Setup of v17:
// Topmodule
module Topmodule(
    input wire Clk,
    input wire Data,
    input wire Reset,
    input wire En,
    output reg Out
    );
For scale: about 5900 cells after synthesis, ~780 flip-flops, about 5 I/O pins, roughly 46000 um2 of cells after synthesis.
export LEC_CHECK = 0
export CAP_MARGIN = 10
export CELL_PAD_IN_SITES_GLOBAL_PLACEMENT = 0
export CORE_MARGIN = 2
export CORE_UTILIZATION = 72
export CTS_CLUSTER_DIAMETER = 379
export CTS_CLUSTER_SIZE = 17
export HOLD_SLACK_MARGIN = 0.04
export PLACE_DENSITY = 0.35
export SETUP_SLACK_MARGIN = 2.42
export SLEW_MARGIN = 20
create_clock -name core_clock -period 8.33 [get_ports {Clk}]
run.sh (not shown) runs the stock make flow with config.mk's settings and CLKGATE_MAP_FILE=.
Although v17 finished all stages, its layout failed final checks on negative setup slack.
The following lists how v42 was set up differently from v17:
Settings: HOLD_SLACK_MARGIN no longer set, was 0.04; PLACE_DENSITY no longer set, was 0.35; CORE_UTILIZATION now 40, was 72; CELL_PAD_IN_SITES_GLOBAL_PLACEMENT no longer set, was 0; SETUP_SLACK_MARGIN no longer set, was 2.42; CAP_MARGIN now 20, was 10; CTS_CLUSTER_SIZE no longer set, was 17; CTS_CLUSTER_DIAMETER no longer set, was 379; the clock period (ns, I/O delays scaled along) now 12.0, was 8.33.
Results
- v42 has completed all stages; timing, DRC and antenna checks passed.
- Final worst-path cycle share | v42 below v17
- Against v17, power consumption in v42 fell by more than 10%.
- Diff v17 -> v42: number of global-route vias before repair dropped about 3.3%, sequential share of layout area dropped 1.1 points.
- v42 vs. v17: clock skew went down by 3.8 ps.
- Looking at detailed-router iteration count before antenna repair, v42 sits 2 lower than v17 does.
> inputs changed (v42 -> v21)
Settings: setting SETUP_SLACK_MARGIN to 0.91 for the first time; changing the clock period (ns, I/O delays scaled along) from 12.0 to 11.2.
==> results <==
The higher areal power density over the cells of v21 and v42 is in v21. Total power up 0.34 mW in v21 wrt v42. v21 against v42: sequential fraction of total cell area barely changed; pre-CTS setup slack dropped 480 ps; area growth from synthesis to layout climbed 0.19 points. In v21 the worst-case vdd ir drop turned out 0.019 mV higher than in v42. Final critical delay including setup and external delays was higher in v42 than in v21.
> inputs changed (v21 -> v53)
Settings: PLACE_DENSITY now 0.43, previously not set; CORE_UTILIZATION now 72, was 40; CTS_CLUSTER_SIZE now 97, previously not set; ABC_AREA now 1, previously not set; SETUP_SLACK_MARGIN no longer set, was 0.91; the clock period (ns, I/O delays scaled along) now 6.21, was 11.2.
[summary]
v21 and v53: one clean run, v21; the rest did not finish clean. To summarise v53: no stage aborted, but the layout did not pass its checks, failing on negative setup slack. Comparing v21 and v53, the lower number of standard cells after synthesis was measured on v21. Total power for v53 is higher than for v21. NOTE: synthesized area per cell in v53 falls short of that of v21. Flip-flop and latch count after synthesis came out exactly the same in v21 and v53. Route | v53 vs v21 | wire longer in v53. The final reports for v53 and v21 show placed standard-cell area higher in the former. v53: number of logic inverters in the finished layout about 550% above v21. Between v53 and v21, it is v53 whose horizontal die dimension is lower, by 24%.
Relative to v53, the following input files were edited for v52:
Settings: ABC_AREA no longer set, was 1; SETUP_SLACK_MARGIN now 0.68, previously not set; CTS_CLUSTER_DIAMETER now 95, previously not set; CTS_CLUSTER_SIZE no longer set, was 97; CAP_MARGIN now 15, was 20; HOLD_SLACK_MARGIN now -0.07, previously not set; PLACE_DENSITY no longer set, was 0.43; the clock period (ns, I/O delays scaled along) now 7.74, was 6.21.
==> results <==
- The flow for v52 finished, though final verification flagged negative setup slack.
- Relative to v53, worst max-slew margin expressed relative to the limit decreased by 6.0 points in v52.
- The number of nets in the layout of v52 falls short of that of v53 by 1450.
- Yosys-reported design area after synthesis down about 3% in v52 wrt v53
- Going from v53 to v52, number of clock-tree buffers in the layout picked up an extra about 6%; met1 track utilization from global routing lost 0.73 points.
- Compared with v53, in v52 total iterations of the first detailed-routing run went up by 2; average size of a mapped cell now larger; routed length per placed instance increased by 13% relative to the old numbers; adder and majority gate portion of the synthesized area rose 0.15 points; all-layer global routing usage dropped 1.5 points.
Power figures rest on the tool's default switching activity, not on a simulated workload.
